## ieee754multiplier
module ieee754multiplier (
    input logic clk, rst_n,
    input logic [31:0] a_i,
    input logic [31:0] b_i,
    input logic start_i,
    output logic done_o,
    output logic nan_o,
    output logic inifinit_o,
    output logic overflow_o,
    output logic underflow_o,
    output logic [31:0] product_o
);
typedef enum logic[1:0] {
    INITIAL_STATE = 2'b00,
    MULTIPLY_STEP = 2'b01,
    RESULT_VERIFICATION_STEP = 2'b10,
    DONE = 2'b11
} MULTIPLIER_FSM_STATE;
MULTIPLIER_FSM_STATE current_state;
logic [31:0] a_r, b_r;  
logic signal_a, signal_b;
logic [7:0] exponent_a, exponent_b;
logic [23:0] mantissa_a, mantissa_b;  
logic [47:0] mantissa_temp;
logic [9:0] exponent_temp;
logic [31:0] product_r;      
logic [1:0]  exponent_hi_r;  
always_comb begin : MULTIPLIER_COMB_BLOCK
    signal_a = a_r[31];  
    signal_b = b_r[31];  
    exponent_a = a_r[30:23];  
    exponent_b = b_r[30:23];  
    mantissa_a[23] = 1;
    mantissa_a[22:0] = a_r[22:0];   
    mantissa_b[23] = 1;
    mantissa_b[22:0] = b_r[22:0];   
    if (mantissa_a[22-:23] == 0 || mantissa_b[22-:23] == 0) begin  
        mantissa_temp = 0;  
        exponent_temp = 0;  
  ...
For scale: about 3600 cells after synthesis, ~100 I/O pins, about 27000 sq um of cells after synthesis.
Settings: LEC_CHECK=0, ABC_AREA=1, CAP_MARGIN=40, CELL_PAD_IN_SITES_DETAIL_PLACEMENT=2, CELL_PAD_IN_SITES_GLOBAL_PLACEMENT=2, CORE_ASPECT_RATIO=0.93, CORE_MARGIN=2, CORE_UTILIZATION=32, CTS_CLUSTER_DIAMETER=88, CTS_CLUSTER_SIZE=69, GPL_ROUTABILITY_DRIVEN=0, GPL_TIMING_DRIVEN=1, MAX_ROUTING_LAYER=met4, PLACE_DENSITY=0.48, SETUP_SLACK_MARGIN=1.16, SLEW_MARGIN=10, TNS_END_PERCENT=55; clock period 8.62 ns.
run.sh (not shown) runs the stock make flow with config.mk's settings and CLKGATE_MAP_FILE=.
Rerun with:
ABC_AREA = not set   (was 1)
CELL_PAD_IN_SITES_DETAIL_PLACEMENT = 0   (was 2)
CELL_PAD_IN_SITES_GLOBAL_PLACEMENT = not set   (was 2)
CTS_CLUSTER_DIAMETER = 308   (was 88)
CTS_CLUSTER_SIZE = 98   (was 69)
GPL_ROUTABILITY_DRIVEN = not set   (was 0)
MAX_ROUTING_LAYER = met5   (was met4)
PLACE_DENSITY = 0.4   (was 0.48)
SLEW_MARGIN = 25   (was 10)
TNS_END_PERCENT = 20   (was 55)
clock period = 9.79 ns   (was 8.62 ns; I/O delays follow)
Register-to-register slack improves by 0.15 ns.
Cell count went down by about a fifth.
Via count went down by about a fifth.
Sequential share of layout area went up by 0.80 points.
Design area went down by a few percent.
Rerun with:
CORE_UTILIZATION = 72   (was 32)
CTS_CLUSTER_DIAMETER = 242   (was 308)
CTS_CLUSTER_SIZE = 21   (was 98)
PLACE_DENSITY = not set   (was 0.4)
PLACE_DENSITY_LB_ADDON = 0.03   (was not set)
TNS_END_PERCENT = not set   (was 20)
clock period = 7.59 ns   (was 9.79 ns; I/O delays follow)
What happened: Cell count fell by 11%. Non-clock buffer count rose by 141.
Rerun with:
PLACE_DENSITY_LB_ADDON = not set   (was 0.03)
SETUP_SLACK_MARGIN = -0.6   (was 1.16)
TNS_END_PERCENT = 10   (was not set)
clock period = 6.24 ns   (was 7.59 ns; I/O delays follow)
=> Now the flow finished but failed the layout checks on setup timing. Clock-buffer cell count is lower by 3. Worst setup slack loses 1.7 ns. Utilization is higher by 3.9 points. Via count is higher by 9.7%. Synthesized area stays the same. Die area does not change. Global-route usage is higher by 2.4 points. First-iteration DRC count is higher by 28%. Maximum frequency is lower by 5.0%.
Rerun with:
CORE_UTILIZATION = 32   (was 72)
CTS_CLUSTER_DIAMETER = 308   (was 242)
CTS_CLUSTER_SIZE = 14   (was 21)
PLACE_DENSITY = 0.48   (was not set)
SETUP_SLACK_MARGIN = 1.16   (was -0.6)
TNS_END_PERCENT = not set   (was 10)
clock period = 9.79 ns   (was 6.24 ns; I/O delays follow)
Outcome: Now the flow completed with no timing, DRC or antenna violations; cell area goes down by roughly a tenth; global-route usage goes down by 28 points; count of clock-buffer cells in the layout came out higher by 1; worst setup slack gains 3.2 ns; area after synthesis is unchanged; via count is lower by about a fifth; hold slack loses 0.013 ns; final cell count grows by a little under a tenth; die area rises by well over a third; flip-flop count is unchanged.

========
Starting RTL as in the previous note.
clock: 12.3 ns
lec_check: 0
cap_margin: 20
cell_pad_in_sites_detail_placement: 2
cell_pad_in_sites_global_placement: 3
core_margin: 2
core_utilization: 50
cts_cluster_diameter: 92
cts_cluster_size: 77
gpl_routability_driven: 1
gpl_timing_driven: 0
slew_margin: 20
The starting point failed in global placement (3_3_place_gp).
Edit:
Settings changed: CELL_PAD_IN_SITES_DETAIL_PLACEMENT 2 to default, CELL_PAD_IN_SITES_GLOBAL_PLACEMENT 3 to default, CORE_UTILIZATION 50 to 72, CTS_CLUSTER_DIAMETER 92 to default, CTS_CLUSTER_SIZE 77 to 47, GPL_ROUTABILITY_DRIVEN 1 to default, GPL_TIMING_DRIVEN 0 to default, PLACE_DENSITY from default to 0.65.
Clock period 12.3 ns to 4.52 ns, I/O delays scaled along.
Result: This time the run aborted during global routing (5_1_grt), error GRT-0232; die size came out lower by 30%; synthesized area does not change; synthesized cell count does not change.
Edit:
Settings changed: CORE_UTILIZATION 72 to 50, CTS_CLUSTER_SIZE 47 to default, PLACE_DENSITY 0.65 to default.
Clock period 4.52 ns to 8.35 ns, I/O delays scaled along.
Outcome: The new run went through all stages and came out clean; area after synthesis stays the same; synthesized cell count does not change; die area climbs by about 43%.
Edit:
Settings changed: ABC_AREA from default to 1, CORE_UTILIZATION 50 to 72, SETUP_SLACK_MARGIN from default to 0.44, TNS_END_PERCENT from default to 5.
Clock period 8.35 ns to 5.04 ns, I/O delays scaled along.
This time the run died in global routing (5_1_grt), error ODB-0269.
Die size went down by 25%.
Synthesized area went up by 7.1%.
Synthesized cell count went up by 32%.

========
job 6280:
The RTL this note starts from:
==> flow/design.v <==
module ieee754multiplier (
    input logic clk, rst_n,
    input logic [31:0] a_i,
    input logic [31:0] b_i,
    input logic start_i,
    output logic done_o,
    output logic nan_o,
    output logic inifinit_o,
    output logic overflow_o,
    output logic underflow_o,
    output logic [31:0] product_o
);
typedef enum logic[1:0] {
    INITIAL_STATE = 2'b00,
    MULTIPLY_STEP = 2'b01,
    RESULT_VERIFICATION_STEP = 2'b10,
    DONE = 2'b11
} MULTIPLIER_FSM_STATE;
MULTIPLIER_FSM_STATE current_state;
logic [31:0] a_r, b_r;  
logic signal_a, signal_b;
logic [7:0] exponent_a, exponent_b;
logic [23:0] mantissa_a, mantissa_b;  
logic [47:0] mantissa_temp;
logic [9:0] exponent_temp;
logic [31:0] product_r;      
logic [1:0]  exponent_hi_r;  
always_comb begin : MULTIPLIER_COMB_BLOCK
    signal_a = a_r[31];  
    signal_b = b_r[31];  
    exponent_a = a_r[30:23];  
    exponent_b = b_r[30:23];  
    mantissa_a[23] = 1;
    mantissa_a[22:0] = a_r[22:0];   
    mantissa_b[23] = 1;
    mantissa_b[22:0] = b_r[22:0];   
    if (mantissa_a[22-:23] == 0 || mantissa_b[22-:23] == 0) begin  
        mantissa_temp = 0;  
        exponent_temp = 0;  
    end else begin
        mantissa_temp = mantissa_a * mantissa_b;  
        exponent_temp = exponent_a + exponent_b - 127;  
        if (mantissa_temp[47] == 1) begin  
            mantissa_temp = mantissa_temp >> 1;  
            exponent_temp = exponent_temp + 1;  
        end
    end
end
always_ff @(posedge clk, negedge rst_n) begin : MULTIPLIER_FF_BLOCK
    if(!rst_n) begin
        current_state <= INITIAL_STATE;
        a_r <= 32'b0;
        b_r <= 32'b0;
        product_r <= 32'b0;
        exponent_hi_r <= 2'b0;
        done_o <= 1'b0;
        nan_o <= 1'b0;
        inifinit_o <= 1'b0;
        overflow_o <= 1'b0;
        underflow_o <= 1'b0;
        product_o <= 32'b0;
    end else begin
        case (current_state)
            INITIAL_STATE, DONE: begin
                done_o <= 1'b0;
                if (start_i) begin
                    a_r <= a_i;
                    b_r <= b_i;
                    current_state <= MULTIPLY_STEP;
                end else begin
                    current_state <= INITIAL_STATE;
                end
            end
            MULTIPLY_STEP: begin
                product_r[31] <= signal_a ^ signal_b;  
                product_r[30:23] <= exponent_temp[7:0];  
                product_r[22:0] <= mantissa_temp[45:23];  
                exponent_hi_r <= exponent_temp[9:8];
                current_state <= RESULT_VERIFICATION_STEP;
            end
            RESULT_VERIFICATION_STEP: begin
                nan_o <= 1'b0;
                inifinit_o <= 1'b0;
                overflow_o <= 1'b0;
                underflow_o <= 1'b0;
                product_o <= product_r;
                if (product_r[30:23] == 8'hFF && product_r[22:0] != 23'b00) begin
                    nan_o <= 1'b1;
                    product_o <= 32'b00;
                end else if (product_r[30:23] == 8'b11111111 && product_r[22:0] == 23'b0) begin
                    inifinit_o <= 1'b1;
                end else if (exponent_hi_r[0] == 1'b1 || exponent_hi_r[1] == 1'b1) begin
                    overflow_o <= 1'b1;
                    product_o <= 32'h7FFFFFFF;
                end else if (product_r[30:23] == 8'b00000000) begin
                    underflow_o <= 1'b1;
                    product_o <= 32'b00;
                end
                done_o <= 1'b1;
                current_state <= DONE;
            end
        endcase
    end
end
endmodule
make LEC_CHECK=0 ABC_AREA=1 CAP_MARGIN=20 CORE_MARGIN=2 CORE_UTILIZATION=72 CTS_CLUSTER_DIAMETER=372 CTS_CLUSTER_SIZE=100 PLACE_DENSITY=0.39 SETUP_SLACK_MARGIN=0.59 SLEW_MARGIN=20 finish   # period 4.88 ns
Nothing crashed in job 6280 and all stages finished; the problem is that the final layout failed, the offending checks being negative setup slack.
Input changes introduced in job 869 (baseline for comparison: job 6280):
# job 6280
export LEC_CHECK = 0
export ABC_AREA = 1
export CAP_MARGIN = 20
export CORE_MARGIN = 2
export CORE_UTILIZATION = 72
export CTS_CLUSTER_DIAMETER = 372
export CTS_CLUSTER_SIZE = 100
export PLACE_DENSITY = 0.39
export SETUP_SLACK_MARGIN = 0.59
export SLEW_MARGIN = 20
create_clock -name core_clock -period 4.88 [get_ports {clk}]
# job 869
export LEC_CHECK = 0
export CAP_MARGIN = 0
export CORE_MARGIN = 2
export CORE_UTILIZATION = 72
export SLEW_MARGIN = 20
create_clock -name core_clock -period 6.22 [get_ports {clk}]
Notes after the runs:
- The layout from job 869, despite a flow that completed every stage, fails the layout checks, with the failing checks listed as negative setup slack.
- Job 869 — post-synthesis mux area share 3.6 points higher, job 6280 as reference
- Looking at delay of the slowest cell on the worst path, job 869 sits 0.10 ns below job 6280.
- Of job 869 and job 6280, the higher number of buffers inserted to repair setup after CTS belongs to job 869.
- Post-layout instance count excluding filler cells: job 869 lower than job 6280
- Job 6280 has a lower complex-gate fraction of the synthesized area than job 869.
- Compared to job 6280, job 869 shows a wider setup margin.
diff inputs: job 869 => job 6242
# job 869
export LEC_CHECK = 0
export CAP_MARGIN = 0
export CORE_MARGIN = 2
export CORE_UTILIZATION = 72
export SLEW_MARGIN = 20
create_clock -name core_clock -period 6.22 [get_ports {clk}]
# job 6242
export LEC_CHECK = 0
export CAP_MARGIN = 20
export CORE_ASPECT_RATIO = 0.5
export CORE_MARGIN = 2
export CORE_UTILIZATION = 50
export SLEW_MARGIN = 20
create_clock -name core_clock -period 9.0 [get_ports {clk}]
==> results <==
- Job 6242 completed; timing, DRC and antenna clean
- Job 6242 vs job 869, startpoint of the most critical setup path: b_r[0]$_DFFE_PN0P_ vs b_r[22]$_DFFE_PN0P_
- | final cell count | higher: job 869 |
- Job 6242 ended up with a higher data required time of the critical path than job 869 did.
- Job 869 was routed with more vias than job 6242.
- | worst-margin pin slew | higher: job 869 |
